build 52:
## pcie_pio_ctrl
module pcie_pio_ctrl (
  input          clk,
  input          reset,
  input          tvalid,
  input  [63:0]  tdata,
  output         tready,
  input  [7:0]   tstrb,
  input  [21:0]  tuser,
  input          tlast,
  output [7:0]   cfg_addr,
  output [31:0]  cfg_wr_data,
  output         cfg_rd_cmd,
  output         cfg_wr_cmd,
  input  [31:0]  cfg_rd_data,
  input          cfg_valid,
  output         fifo0_wr_cmd,
  output [131:0] fifo0_wr_data,
  input          fifo0_empty_flag,
  input          fifo0_full_flag,
  input          fifo0_prog_full_flag,
  input          fifo1_full_flag,
  input          fifo1_empty_flag,
  output         fifo1_rd_cmd,
  input  [131:0] fifo1_rd_data,
  input  [7:0]   cfg_bus_number,
  input  [4:0]   cfg_device_number,
  input  [2:0]   cfg_function_number,
  input          lnk_up,
  input          cfg_to_turnoff,
  output         cfg_to_turnoff_ok,
  output         tx_tvalid,
  output [63:0]  tx_tdata,
  input          tx_tready,
  output [7:0]   tx_tstrb,
  output         tx_tlast
);
Settings: LEC_CHECK=0, ABC_AREA=0, CAP_MARGIN=30, CELL_PAD_IN_SITES_DETAIL_PLACEMENT=2, CORE_ASPECT_RATIO=0.51, CORE_MARGIN=9, CORE_UTILIZATION=36, CTS_CLUSTER_SIZE=97, GPL_ROUTABILITY_DRIVEN=0, GPL_TIMING_DRIVEN=1, HOLD_SLACK_MARGIN=-0.08, PLACE_DENSITY_LB_ADDON=0.02, SLEW_MARGIN=20, TNS_END_PERCENT=90; clock period 5.67 ns.
run.sh (not shown) runs the stock make flow with config.mk's settings and CLKGATE_MAP_FILE=.
### build 52 -> build 89
- clearing HOLD_SLACK_MARGIN, which used to be -0.08
- swapping 30 for 20 in CAP_MARGIN
- clearing TNS_END_PERCENT, which used to be 90
- clearing CORE_ASPECT_RATIO, which used to be 0.51
- swapping 9 for 2 in CORE_MARGIN
- clearing PLACE_DENSITY_LB_ADDON, which used to be 0.02
- clearing ABC_AREA, which used to be 0
- clearing GPL_TIMING_DRIVEN, which used to be 1
- swapping 36 for 19 in CORE_UTILIZATION
- clearing CELL_PAD_IN_SITES_DETAIL_PLACEMENT, which used to be 2
- clearing CTS_CLUSTER_SIZE, which used to be 97
- clearing GPL_ROUTABILITY_DRIVEN, which used to be 0
- swapping 5.67 for 13.2 in the clock period (ns, I/O delays scaled along)
--- outcome ---
- Compared with build 52, build 89 shows a higher pin count of the biggest net entering global routing.
- Against build 52, core area in build 89 rose by more than half.
- Comparing build 52 with build 89, the count of mapped cells out of synthesis came out essentially unchanged.
- Width of the chip on build 89 is down relative to build 52.
- Between build 52 and build 89, post-route standard cell area excluding fillers increased.
- Build 89 vs. build 52: endpoint required time on the critical path went up 7410 ps; delay contributed by the slowest stage of the critical path fell by 340 ps; via count lost about 4.3%; part of the cycle the worst path needs moved down.
- | number of antenna diodes | lower: build 52 |
- Build 89 vs build 52, worst-skew pair later-pin latency went up by 40 ps.
What build 75 does differently from build 89 at the input level:
- setting SETUP_SLACK_MARGIN to 0.36 for the first time
- changing CORE_UTILIZATION from 19 to 66
- changing the clock period (ns, I/O delays scaled along) from 13.2 to 2.81
Results
- Build 75: done, clean on timing, DRC and antenna
- The number of antenna violations at the first check in global routing of build 75 falls short of that of build 89 by 12.
- Type of the most critical hold path: flop to flop -> build 89, input pin to flop -> build 75
- Diff build 89 -> build 75 | power | up by more than 100%
- | floorplan-stage core utilization | lower: build 89 |
- Build 75 against build 89: met1 track utilization from global routing grew by 33 points; detailed-route wire length on metal 1 shrank by 24000 µm.

* * *

pcie_pio_ctrl again, from the RTL that the note above started with.
// pcie_pio_ctrl
module pcie_pio_ctrl (
  input          clk,
  input          reset,
  input          tvalid,
  input  [63:0]  tdata,
  output         tready,
  input  [7:0]   tstrb,
  input  [21:0]  tuser,
  input          tlast,
  output [7:0]   cfg_addr,
  output [31:0]  cfg_wr_data,
  output         cfg_rd_cmd,
  output         cfg_wr_cmd,
  input  [31:0]  cfg_rd_data,
  input          cfg_valid,
  output         fifo0_wr_cmd,
  output [131:0] fifo0_wr_data,
  input          fifo0_empty_flag,
  input          fifo0_full_flag,
  input          fifo0_prog_full_flag,
  input          fifo1_full_flag,
  input          fifo1_empty_flag,
  output         fifo1_rd_cmd,
  input  [131:0] fifo1_rd_data,
  input  [7:0]   cfg_bus_number,
  input  [4:0]   cfg_device_number,
  input  [2:0]   cfg_function_number,
  input          lnk_up,
  input          cfg_to_turnoff,
  output         cfg_to_turnoff_ok,
  output         tx_tvalid,
  output [63:0]  tx_tdata,
  input          tx_tready,
  output [7:0]   tx_tstrb,
  output         tx_tlast
);
  wire [7:0]  a4lm_addr;
  wire [31:0] a4lm_wr_data;
  wire        a4lm_wr_cmd, a4lm_rd_cmd;
  wire        req_compl, tlp_enc_ready;
  wire [2:0]  compl_code;
  wire [2:0]  tenc_tc;
  wire [1:0]  tenc_attr;
  wire [9:0]  tenc_len;
  wire [15:0] tenc_rid;
  wire [7:0]  tenc_tag;
  wire [7:0]  tenc_be;
  wire [12:0] tenc_addr;
  wire [31:0] a4lm_data;
  wire        a4lm_valid;
  wire [1:0]  a4lm_err_code;
  wire        awvalid, awready, wrvalid, wrready, bready, bvalid;
  wire        arvalid, arready, rready, rvalid;
  wire [1:0]  awprot, arprot, bresp;
  wire [7:0]  awaddr, araddr;
  wire [3:0]  wrstrb;
  wire [31:0] wrdata, rdata;
  wire [2:0]  rresp;
  wire        rfwrcmd, rfrdcmd, rf_data_valid, slave_need_rf;
  wire [4:0]  rfrdaddr, rfwraddr;
  wire [31:0] rfwrdata, rfrddata;
  axi_tlp_decoder #(.AXIDATAWIDTH(8)) u_dec (
    .clk(clk), .reset(reset),
  ...
Settings: LEC_CHECK=0, ABC_AREA=0, CAP_MARGIN=30, CELL_PAD_IN_SITES_DETAIL_PLACEMENT=2, CORE_ASPECT_RATIO=1.67, CORE_MARGIN=9, CORE_UTILIZATION=36, GPL_TIMING_DRIVEN=1, HOLD_SLACK_MARGIN=-0.08, PLACE_DENSITY_LB_ADDON=0.02, SLEW_MARGIN=20, TNS_END_PERCENT=90; clock period 5.67 ns.
The baseline finished clean.
Edit:
- CAP_MARGIN: 30 -> 20
- CELL_PAD_IN_SITES_DETAIL_PLACEMENT: 2 -> 0
- CORE_MARGIN: 9 -> 2
- CORE_UTILIZATION: 36 -> 68
- HOLD_SLACK_MARGIN: -0.08 -> default
- SETUP_SLACK_MARGIN: default -> 1.1
- clock period: 5.67 -> 7.44 ns (I/O delays scaled with it)
The changed run produced a clean layout.
Non-clock buffer count decreases by 64.
Hold slack improves by 0.0080 ns.
Global-route usage goes up by 16 points.
Edit:
- CORE_UTILIZATION: 68 -> 72
- CTS_CLUSTER_DIAMETER: default -> 66
- HOLD_SLACK_MARGIN: default -> 0.29
- PLACE_DENSITY_LB_ADDON: 0.02 -> default
- SETUP_SLACK_MARGIN: 1.1 -> 0.69
- clock period: 7.44 -> 2.87 ns (I/O delays scaled with it)
After rerunning:
- Now the flow completed and failed the layout checks on setup timing
- setup slack got worse by 3.2 ns
- via count came out higher by 17%
- wire length came out higher by 29%
- design area came out higher by 6.8%
- count of clock-buffer cells in the layout came out higher by 11
- power came out higher to 2.6 times its value
- global-route usage came out higher by 8.8 points
- synthesized area stays the same
- clock skew came out higher by 0.028 ns
- sequential power came out higher to 2.6 times its value
- sequential cell count does not change
Edit:
- CAP_MARGIN: 20 -> 0
- CTS_CLUSTER_DIAMETER: 66 -> default
- CTS_CLUSTER_SIZE: default -> 52
- HOLD_SLACK_MARGIN: 0.29 -> 0.3
- PLACE_DENSITY_LB_ADDON: default -> 0.0
- SETUP_SLACK_MARGIN: 0.69 -> 2.21
- clock period: 2.87 -> 7.44 ns (I/O delays scaled with it)
This time the run passed the timing, design-rule and antenna checks.
Power went down by 62%.
Flip-flop count does not change.
Clock-buffer cell count went down by 15.
Core utilization went down by 6.2 points.

* * *

Setup of red:
Starting RTL as in the previous note.
Settings: LEC_CHECK=0, CAP_MARGIN=20, CORE_MARGIN=2, CORE_UTILIZATION=70, CTS_CLUSTER_SIZE=23, HOLD_SLACK_MARGIN=-0.1, SETUP_SLACK_MARGIN=0.5, SLEW_MARGIN=20, TNS_END_PERCENT=5; clock period 2.81 ns.
Modified inputs, blue compared to red
Settings: CORE_UTILIZATION: 70 -> 72; CTS_CLUSTER_SIZE: 23 -> unset; TNS_END_PERCENT: 5 -> unset; HOLD_SLACK_MARGIN: -0.1 -> unset; SETUP_SLACK_MARGIN: 0.5 -> -0.28.
--- outcome ---
Although blue finished all stages, its layout failed final checks on negative setup slack. No stage failed in red, and the final checks on the layout all came back clean. Taking red as the reference point, the logic area of blue falls by 350 um^2. In blue, number of nets in the layout is lower than in red. Comparing blue and red, global-route usage is higher on blue. Diff red -> blue: utilization went up, achievable clock frequency has decreased. Number of port buffers of blue is on par with red. Between blue and red, the data required time of the critical path does not differ in any meaningful way.

* * *

exp/delta:
Starting RTL as in the previous note.
clock: 10.0 ns
lec_check: 0
abc_area: 0
cap_margin: 40
cell_pad_in_sites_detail_placement: 1
core_aspect_ratio: 0.56
core_margin: 6
core_utilization: 40
cts_cluster_diameter: 22
cts_cluster_size: 18
gpl_routability_driven: 0
gpl_timing_driven: 1
hold_slack_margin: 0.04
max_routing_layer: met4
min_routing_layer: met1
place_density_lb_addon: 0.23
slew_margin: 20
exp/delta went all the way through synthesis, placement and routing and the layout is clean on timing, DRC and antenna.
What exp/lagoon does differently from exp/delta at the input level:
- a deleted HOLD_SLACK_MARGIN that had been 0.04
- a deleted GPL_TIMING_DRIVEN that had been 1
- a change of CAP_MARGIN from 40 to 20
- a deleted CTS_CLUSTER_SIZE that had been 18
- a deleted MAX_ROUTING_LAYER that had been met4
- a deleted CTS_CLUSTER_DIAMETER that had been 22
- a deleted ABC_AREA that had been 0
- a deleted PLACE_DENSITY_LB_ADDON that had been 0.23
- a change of CORE_MARGIN from 6 to 2
- a deleted GPL_ROUTABILITY_DRIVEN that had been 0
- a deleted CORE_ASPECT_RATIO that had been 0.56
- a deleted CELL_PAD_IN_SITES_DETAIL_PLACEMENT that had been 1
- a change of CORE_UTILIZATION from 40 to 58
- a deleted MIN_ROUTING_LAYER that had been met1
- a change of the clock period (ns, I/O delays scaled along) from 10.0 to 2.95
Findings:
- Per the comparison of exp/lagoon with exp/delta, count of nets after finishing decreased about 1.3%, count of final hold-check violations essentially unchanged, total power of the final layout went up.
- | maximum level of the CTS H-tree | exp/lagoon vs exp/delta | 1 lower |
- exp/delta → exp/lagoon: area of the multi-input gates level, clock group share of total power moved down.
[inputs] exp/willow vs exp/lagoon
- a change of CORE_UTILIZATION from 58 to 57
- an added ABC_AREA of 1
- a change of the clock period (ns, I/O delays scaled along) from 2.95 to 5.95
Notes after the runs:
Run comparison: exp/lagoon type of the tightest min-delay check input port to flip-flop; exp/willow type of the tightest min-delay check flip-flop to flip-flop. Transition time at the pin with the least slew margin in exp/willow vs exp/lagoon: up 0.13 ns. Compared with exp/lagoon, exp/willow shows routed wire length that has gone up by a few percent. Worst-case hold slack: exp/willow > exp/lagoon. Taking exp/lagoon as the reference, in exp/willow met2 routed wirelength went up about 4%, met1 routed wirelength after detailed routing went up, routed wire length per instance decreased 16%, post-synthesis area per instance decreased 26%. First-pass GRT wire length grows by a little under 10% when moving from exp/lagoon to exp/willow.
What exp/onyx does differently from exp/willow at the input level:
- a change of CORE_UTILIZATION from 57 to 62
- an added CTS_CLUSTER_DIAMETER of 262
- a deleted ABC_AREA that had been 1
- a change of the clock period (ns, I/O delays scaled along) from 5.95 to 4.26
### Flow results
Changes observed in exp/onyx relative to exp/willow: combinational fraction of the cell area grew by 1.9 points; share of power burned in the clock network shrank by 0.3 points; power density over the cells grew by 40%; total vias in the final route shrank by 7742; post-placement setup slack shrank by 0.74 ns. The final reports for exp/onyx and exp/willow show number of logic gates lower in the former. In exp/onyx, the fraction of the cycle the final worst path needs came out 2.7 points above the value in exp/willow. Summary of exp/onyx over exp/willow: synthesized area has decreased; final routed wirelength across all metal layers now sits lower.
Power figures rest on the tool's default switching activity, not on a simulated workload.
